## MBF
module MBF(CLK, RESET, IN_VALID, IN_DATA, X_DATA, Y_DATA, OUT_VALID);
input   CLK;
input   RESET;
input   IN_VALID;
input       [12:0]  IN_DATA;
output  reg [12:0]  X_DATA;
output  reg [12:0]  Y_DATA;
output  reg         OUT_VALID;
reg [5:0] data_cnt;
reg [12:0] s[0:10];
reg [12:0] in_data;
reg [33:0] y_h[0:11];
reg [33:0] y_l[0:11];
wire [17:0] H0, H1, H2, H3, H4, H5, H6, H7, H8, H9, H10, H11;
wire [17:0] L0, L1, L2, L3, L4, L5, L6, L7, L8, L9, L10, L11;
assign H0 = 18'd110592;
assign H1 = 18'd77824;
assign H2 = 18'd20480;
assign H3 = 18'd36864;
assign H4 = 18'd86016;
assign H5 = 18'd69632;
assign H6 = 18'd65536;
assign H7 = 18'd77824;
assign H8 = 18'd45056;
assign H9 = 18'd49152;
assign H10 = 18'd65536;
assign H11 = 18'd126976;
assign L0 = 18'd57344;
assign L1 = 18'd16384;
assign L2 = 18'd12288;
assign L3 = 18'd4096;
assign L4 = 18'd65536;
assign L5 = 18'd57344;
assign L6 = 18'd114688;
assign L7 = 18'd65536;
assign L8 = 18'd126976;
assign L9 = 18'd114688;
  ...
For scale: ~3700 cells after synthesis, ~43 I/O pins, ~39000 um2 of cells after synthesis.
export LEC_CHECK = 0
export ABC_AREA = 1
export CAP_MARGIN = 5
export CORE_MARGIN = 2
export CORE_UTILIZATION = 72
export CTS_CLUSTER_SIZE = 71
export SETUP_SLACK_MARGIN = -0.36
export SLEW_MARGIN = 40
create_clock -name core_clock -period 3.73 [get_ports {CLK}]
run.sh (not shown) runs the stock make flow with config.mk's settings and CLKGATE_MAP_FILE=.
The first run completed and failed the layout checks on setup timing.
Edit:
==> flow/config.mk (replaced) <==
export PLATFORM = sky130hd
export DESIGN_NAME = MBF
export DESIGN_NICKNAME = MBF
export VERILOG_FILES = /design/flow/design.v
export SDC_FILE = /design/flow/constraint.sdc
export NUM_CORES = 4
export LEC_CHECK = 0
export CAP_MARGIN = 20
export CORE_MARGIN = 2
export CORE_UTILIZATION = 68
export SLEW_MARGIN = 20
==> flow/constraint.sdc (replaced) <==
create_clock -name core_clock -period 5.68 [get_ports {CLK}]
set_input_delay 1.1360 -clock core_clock [delete_from_list [all_inputs] [get_ports {CLK}]]
set_output_delay 1.1360 -clock core_clock [all_outputs]
set_load 0.01 [all_outputs]
The changed run ran to the end with violations: setup timing.
Core utilization is lower by 7.2 points.
Design area is lower by 6.2%.
Synthesized cell count is lower by about 12%.
Edit:
--- a/flow/config.mk
+++ b/flow/config.mk
@@ -7,5 +7,9 @@
 export LEC_CHECK = 0
+export ABC_AREA = 1
 export CAP_MARGIN = 20
 export CORE_MARGIN = 2
-export CORE_UTILIZATION = 68
+export CORE_UTILIZATION = 72
+export CTS_CLUSTER_SIZE = 79
+export PLACE_DENSITY_LB_ADDON = 0.04
+export SETUP_SLACK_MARGIN = -0.37
 export SLEW_MARGIN = 20
==> flow/constraint.sdc (replaced) <==
create_clock -name core_clock -period 3.86 [get_ports {CLK}]
set_input_delay 0.7720 -clock core_clock [delete_from_list [all_inputs] [get_ports {CLK}]]
set_output_delay 0.7720 -clock core_clock [all_outputs]
set_load 0.01 [all_outputs]
Result:
- The changed run finished with setup timing left
- via count increases by 22%
- worst setup slack got worse by 0.94 ns
- synthesized area increases by 3.3%
- die area shrinks by 2.4%
- final cell count went up by 11%
- non-clock buffer count went up by 79
- cell area climbs by 5.8%
- clock-buffer cell count climbs by 5
- flip-flop count does not change
Edit:
--- a/flow/config.mk
+++ b/flow/config.mk
@@ -10,6 +10,4 @@
 export CORE_MARGIN = 2
-export CORE_UTILIZATION = 72
-export CTS_CLUSTER_SIZE = 79
-export PLACE_DENSITY_LB_ADDON = 0.04
-export SETUP_SLACK_MARGIN = -0.37
+export CORE_UTILIZATION = 70
+export CTS_CLUSTER_SIZE = 71
 export SLEW_MARGIN = 20
==> flow/constraint.sdc (replaced) <==
create_clock -name core_clock -period 3.89 [get_ports {CLK}]
set_input_delay 0.7780 -clock core_clock [delete_from_list [all_inputs] [get_ports {CLK}]]
set_output_delay 0.7780 -clock core_clock [all_outputs]
set_load 0.01 [all_outputs]
The new run ran to the end with violations: setup timing. Worst setup slack gets better by 0.11 ns. Register-to-register slack gets better by 0.11 ns. Core utilization decreases by 1.1 points. Worst hold slack gets better by 0.0097 ns. Global-route usage decreases by 1.2 points. Non-clock buffer count increases by 21. Routed wire length stays flat. First-iteration DRC count decreases by 0.99%.

run 1:
MBF again, from the RTL that the note above started with.
export LEC_CHECK = 0
export ABC_AREA = 0
export CAP_MARGIN = 40
export CORE_MARGIN = 5
export CORE_UTILIZATION = 56
export CTS_CLUSTER_DIAMETER = 216
export GPL_ROUTABILITY_DRIVEN = 1
export MAX_ROUTING_LAYER = met5
export MIN_ROUTING_LAYER = met2
export PLACE_DENSITY_LB_ADDON = 0.06
export SLEW_MARGIN = 10
create_clock -name core_clock -period 9.59 [get_ports {CLK}]
Run 1: done, clean on timing, DRC and antenna
Here is what was changed in the inputs of run 2 compared with run 1.
# run 1
export LEC_CHECK = 0
export ABC_AREA = 0
export CAP_MARGIN = 40
export CORE_MARGIN = 5
export CORE_UTILIZATION = 56
export CTS_CLUSTER_DIAMETER = 216
export GPL_ROUTABILITY_DRIVEN = 1
export MAX_ROUTING_LAYER = met5
export MIN_ROUTING_LAYER = met2
export PLACE_DENSITY_LB_ADDON = 0.06
export SLEW_MARGIN = 10
create_clock -name core_clock -period 9.59 [get_ports {CLK}]
# run 2
export LEC_CHECK = 0
export CAP_MARGIN = 20
export CORE_MARGIN = 2
export CORE_UTILIZATION = 67
export SLEW_MARGIN = 20
create_clock -name core_clock -period 6.72 [get_ports {CLK}]
Findings:
Layer with the highest usage = met3: run 1; layer with the highest usage = met2: run 2
Diff run 2..run 1 | post-synthesis share of cell area spent on full adders, half adders and majority gates | unchanged
Run 2 has completed all stages; timing, DRC and antenna checks passed.
The final layout from run 1, which completed every stage, passed the timing, DRC and antenna checks at the end of the flow.
[compare] base=run 1 new=run 2: clock distribution area overhead in the final layout dropped 0.31 points, area growth from synthesis to layout climbed 0.48 points, total die size dropped 20%, logic area barely changed.
Between run 2 and run 1, the worst-case hold slack does not differ in any meaningful way.
Compared with run 1, in run 2 remaining antenna violation count after routing stayed essentially flat, final critical-path share of the clock period increased by 22 points relative to the old numbers.
Here is what was changed in the inputs of run 3 compared with run 2.
# run 2
export LEC_CHECK = 0
export CAP_MARGIN = 20
export CORE_MARGIN = 2
export CORE_UTILIZATION = 67
export SLEW_MARGIN = 20
create_clock -name core_clock -period 6.72 [get_ports {CLK}]
# run 3
export LEC_CHECK = 0
export ABC_AREA = 1
export CAP_MARGIN = 20
export CORE_MARGIN = 2
export CORE_UTILIZATION = 72
export CTS_CLUSTER_SIZE = 10
export SETUP_SLACK_MARGIN = 1.07
export SLEW_MARGIN = 20
export TNS_END_PERCENT = 5
create_clock -name core_clock -period 3.73 [get_ports {CLK}]
### Flow results
Across run 2 and run 3, a clean result was obtained everywhere but in run 3. Run 3 against run 2: area growth from synthesis to layout went up 15 points; post-CTS setup buffer count went up 22; post-route worst hold slack held. Run 3 vs. run 2: first-iteration detailed-routing DRC count now sits higher, number of cells upsized or downsized after cts has increased, portion of the post-synthesis area used by sequential elements fell by 1.0 points. Going from run 2 to run 3, share of cell area taken by flip-flops and latches has decreased, total placed instance area has increased, utilization has increased, chip area line of the yosys report has increased.
Inputs modified between run 3 and run 4:
# run 3
export LEC_CHECK = 0
export ABC_AREA = 1
export CAP_MARGIN = 20
export CORE_MARGIN = 2
export CORE_UTILIZATION = 72
export CTS_CLUSTER_SIZE = 10
export SETUP_SLACK_MARGIN = 1.07
export SLEW_MARGIN = 20
export TNS_END_PERCENT = 5
create_clock -name core_clock -period 3.73 [get_ports {CLK}]
# run 4
export LEC_CHECK = 0
export CAP_MARGIN = 20
export CORE_MARGIN = 2
export CORE_UTILIZATION = 72
export SLEW_MARGIN = 20
create_clock -name core_clock -period 5.74 [get_ports {CLK}]
## What came out
As for a clean layout from run 4 and run 3, there is none. Run 3: flow complete, layout not clean; failing: capacitance limit, setup timing. Compared with run 3, run 4 shows a lower die area. Of run 4 and run 3, the lower synthesized area divided by synthesized cell count belongs to run 3. Measured against run 3, the final instance area of run 4 comes out at 0.883 times the reference value. Run 4 has total routed wirelength below what run 3 had. | final sequential cell count | run 4 vs run 3 | ≈ equal |. Compared with run 3, run 4 improves final worst slack. Run 3 vs run 4, start point of the critical path: y_l[6][20]$_DFF_PP0_ vs y_h[8][17]$_DFF_PP0_.
Here is what was changed in the inputs of run 5 compared with run 4.
# run 4
export LEC_CHECK = 0
export CAP_MARGIN = 20
export CORE_MARGIN = 2
export CORE_UTILIZATION = 72
export SLEW_MARGIN = 20
create_clock -name core_clock -period 5.74 [get_ports {CLK}]
# run 5
export LEC_CHECK = 0
export CAP_MARGIN = 20
export CORE_MARGIN = 2
export CORE_UTILIZATION = 58
export SLEW_MARGIN = 20
export TNS_END_PERCENT = 35
create_clock -name core_clock -period 5.86 [get_ports {CLK}]
Notes after the runs:
Complete run, failing final checks: run 5, reason setup timing.
For run 5, the top routing layer in use was met4, unlike run 4, where it was met5.
Going from run 4 to run 5, critical path depth decreased about 9%, DRC violation total after the first TritonRoute iteration decreased 49, setup slack increased 0.0055 ns, number of detailed-route iterations in the first pass increased 2.
Synthesis area per yosys: run 5 vs run 4 identical
